==> run a: inputs <==
==> flow/design.v (excerpt) <==
module cordic_native(
    I_rst_n,                 
    I_clk,                   
    I_init_phase,            
    I_change_phase,           
    I_inc_phase,             
    O_cos,                   
    O_sin                    
    );
clock: 7.3 ns
lec_check: 0
cap_margin: 10
cell_pad_in_sites_detail_placement: 2
cell_pad_in_sites_global_placement: 2
core_aspect_ratio: 1.92
core_margin: 9
core_utilization: 66
cts_cluster_diameter: 226
max_routing_layer: met4
place_density_lb_addon: 0.2
setup_slack_margin: 1.37
slew_margin: 20
tns_end_percent: 25
run.sh (not shown) runs the stock make flow with config.mk's settings and CLKGATE_MAP_FILE=.
==> run b: changes against run a <==
==> flow/config.mk (replaced) <==
export PLATFORM = sky130hd
export DESIGN_NAME = cordic_native
export DESIGN_NICKNAME = cordic_native
export VERILOG_FILES = /design/flow/design.v
export SDC_FILE = /design/flow/constraint.sdc
export NUM_CORES = 4
export LEC_CHECK = 0
export ABC_AREA = 1
export CAP_MARGIN = 20
export CORE_MARGIN = 2
export CORE_UTILIZATION = 70
export CTS_CLUSTER_SIZE = 36
export PLACE_DENSITY = 0.65
export SLEW_MARGIN = 20
==> flow/constraint.sdc (replaced) <==
create_clock -name core_clock -period 2.46 [get_ports {I_clk}]
set_input_delay 0.4920 -clock core_clock [delete_from_list [all_inputs] [get_ports {I_clk}]]
set_output_delay 0.4920 -clock core_clock [all_outputs]
set_load 0.01 [all_outputs]
==> run c: changes against run a <==
==> flow/config.mk (replaced) <==
export PLATFORM = sky130hd
export DESIGN_NAME = cordic_native
export DESIGN_NICKNAME = cordic_native
export VERILOG_FILES = /design/flow/design.v
export SDC_FILE = /design/flow/constraint.sdc
export NUM_CORES = 4
export LEC_CHECK = 0
export CAP_MARGIN = 20
export CORE_MARGIN = 2
export CORE_UTILIZATION = 40
export SLEW_MARGIN = 20
==> flow/constraint.sdc (replaced) <==
create_clock -name core_clock -period 4.1 [get_ports {I_clk}]
set_input_delay 0.8200 -clock core_clock [delete_from_list [all_inputs] [get_ports {I_clk}]]
set_output_delay 0.8200 -clock core_clock [all_outputs]
set_load 0.01 [all_outputs]
==> results <==
Part of the Yosys area used for sequential elements: run a 0.306; run c 0.306; run b 0.294
Hold buffers post-CTS: run a -; run c 0; run b 0
# clock sinks: run a -; run c 551; run b 551
Post-Syn Area: run a 36100 um^2; run c 36100 um^2; run b 37500 um^2
Simple-Gate Area Share: run a 0.162; run c 0.162; run b 0.178
Placer's final routability congestion estimate: run a -; run c 0.863; run b 0.938
Die W: run a 187 um; run c 304 um; run b 235 um
Setup Fix Bufs, Post-CTS: run a -; run c 0; run b 76
Area share of the leading cell type in the synthesized netlist: run a 0.306; run c 0.306; run b 0.294
Die Area: run a 63900 um^2; run c 92700 um^2; run b 55400 um^2
Yosys chip area: run a 36100 um^2; run c 36100 um^2; run b 37500 um^2
Placed insts: run a -; run c 5407; run b 6516
Synth unique cells: run a 73; run c 73; run b 52
Cell Area, Placed: run a -; run c 38200 um^2; run b 43800 um^2
Half-perimeter wire length after placement: run a -; run c 60100 um; run b 80100 um
Number of cell rows: run a 118; run c 110; run b 84
Number of clock buffers inserted by TritonCTS: run a -; run c 66; run b 59
AND-OR/OR-AND share of the synthesized area: run a 0.169; run c 0.169; run b 0.224
Vert. Die Dim: run a 342 um; run c 304 um; run b 235 um
Arithmetic-cell share of the synthesized area counting full adders, half adders and majority gates: run a 0.194; run c 0.194; run b 0.187
Result of the run: run a stopped before the end; run c complete, no violations; run b stopped before the end
Last stage reached: run a global placement without I/O (3_1_place_gp_skip_io); run c -; run b global routing (5_1_grt)
Post-synthesis xor/xnor area fraction: run a 0.113; run c 0.113; run b 0.0348


==> job 2318 <==
Starting RTL as in the previous note.
// cordic_native
module cordic_native(
    I_rst_n,                 
    I_clk,                   
    I_init_phase,            
    I_change_phase,           
    I_inc_phase,             
    O_cos,                   
    O_sin                    
    );
export LEC_CHECK = 0
export CAP_MARGIN = 10
export CELL_PAD_IN_SITES_DETAIL_PLACEMENT = 2
export CELL_PAD_IN_SITES_GLOBAL_PLACEMENT = 2
export CORE_ASPECT_RATIO = 1.92
export CORE_MARGIN = 4
export CORE_UTILIZATION = 66
export CTS_CLUSTER_DIAMETER = 226
export MAX_ROUTING_LAYER = met4
export MIN_ROUTING_LAYER = met2
export SETUP_SLACK_MARGIN = 1.37
export SLEW_MARGIN = 20
export TNS_END_PERCENT = 25
create_clock -name core_clock -period 7.3 [get_ports {I_clk}]
==> inputs of job 3686, as changes to job 2318 <==
- CAP_MARGIN: 10 -> 20
- CELL_PAD_IN_SITES_DETAIL_PLACEMENT: 2 -> unset
- CELL_PAD_IN_SITES_GLOBAL_PLACEMENT: 2 -> unset
- CORE_ASPECT_RATIO: 1.92 -> unset
- CORE_MARGIN: 4 -> 2
- CORE_UTILIZATION: 66 -> 72
- CTS_CLUSTER_DIAMETER: 226 -> unset
- CTS_CLUSTER_SIZE: unset -> 35
- MAX_ROUTING_LAYER: met4 -> unset
- MIN_ROUTING_LAYER: met2 -> unset
- PLACE_DENSITY: unset -> 0.65
- SETUP_SLACK_MARGIN: 1.37 -> 0.62
- TNS_END_PERCENT: 25 -> unset
==> flow/constraint.sdc (replaced) <==
create_clock -name core_clock -period 3.44 [get_ports {I_clk}]
set_input_delay 0.6880 -clock core_clock [delete_from_list [all_inputs] [get_ports {I_clk}]]
set_output_delay 0.6880 -clock core_clock [all_outputs]
set_load 0.01 [all_outputs]
==> inputs of job 4418, as changes to job 2318 <==
- CAP_MARGIN: 10 -> 20
- CELL_PAD_IN_SITES_GLOBAL_PLACEMENT: 2 -> unset
- CORE_ASPECT_RATIO: 1.92 -> 0.91
- CORE_MARGIN: 4 -> 3
- CORE_UTILIZATION: 66 -> 40
- CTS_CLUSTER_DIAMETER: 226 -> unset
- MIN_ROUTING_LAYER: met2 -> unset
- PLACE_DENSITY_LB_ADDON: unset -> 0.26
- SETUP_SLACK_MARGIN: 1.37 -> unset
- TNS_END_PERCENT: 25 -> 50
==> flow/constraint.sdc (replaced) <==
create_clock -name core_clock -period 5.0 [get_ports {I_clk}]
set_input_delay 1.0000 -clock core_clock [delete_from_list [all_inputs] [get_ports {I_clk}]]
set_output_delay 1.0000 -clock core_clock [all_outputs]
set_load 0.01 [all_outputs]
==> inputs of job 2642, as changes to job 2318 <==
- CAP_MARGIN: 10 -> 40
- CELL_PAD_IN_SITES_DETAIL_PLACEMENT: 2 -> unset
- CELL_PAD_IN_SITES_GLOBAL_PLACEMENT: 2 -> unset
- CORE_ASPECT_RATIO: 1.92 -> unset
- CORE_MARGIN: 4 -> 2
- CORE_UTILIZATION: 66 -> 72
- CTS_CLUSTER_DIAMETER: 226 -> unset
- CTS_CLUSTER_SIZE: unset -> 35
- MAX_ROUTING_LAYER: met4 -> unset
- MIN_ROUTING_LAYER: met2 -> unset
- PLACE_DENSITY: unset -> 0.65
- SETUP_SLACK_MARGIN: 1.37 -> 0.62
- TNS_END_PERCENT: 25 -> unset
==> flow/constraint.sdc (replaced) <==
create_clock -name core_clock -period 3.26 [get_ports {I_clk}]
set_input_delay 0.6520 -clock core_clock [delete_from_list [all_inputs] [get_ports {I_clk}]]
set_output_delay 0.6520 -clock core_clock [all_outputs]
set_load 0.01 [all_outputs]
==> flow_metrics.env <==
# physical design summary
export IMPL_die_area_mm2=0.0519
export IMPL_die_h_um=228
export IMPL_core_area_mm2=0.0499
export IMPL_die_w_um=228
export IMPL_status="complete, no violations"
the above is filed under job 3686

==> flow_metrics.env <==
# flow metrics
export IMPL_die_area_mm2=0.0587
export IMPL_failing_step="3_1_place_gp_skip_io"
export IMPL_status="did not finish"
export IMPL_core_area_mm2=0.0540
export IMPL_die_h_um=332
export IMPL_toolErrorMsg="[ERROR GPL-0301] Utilization 117.544 % exceeds 100%."
export IMPL_synth_adder_area_share_pct=19.4
the above is filed under job 2318

==> flow_metrics.env <==
# physical design summary
export IMPL_status="complete, but fails checks"
export IMPL_core_area_mm2=0.0499
export IMPL_finalMaxSlewViolations=3
export IMPL_drv_cap=1
export IMPL_so_faults="max-capacitance violations, max-slew violations, negative setup slack"
export IMPL_setup_viol=27
export IMPL_timing_final_ws_setup_ns=-0.942
the above is filed under job 2642

==> flow_metrics.env <==
# physical design summary
export IMPL_die_w_um=321
export IMPL_setup_viol=0
export IMPL_die_area_mm2=0.0939
export IMPL_die_h_um=293
export IMPL_status="complete, no violations"
export IMPL_cp_num_buf_inv=1
export IMPL_core_area_mm2=0.0890
the above is filed under job 4418

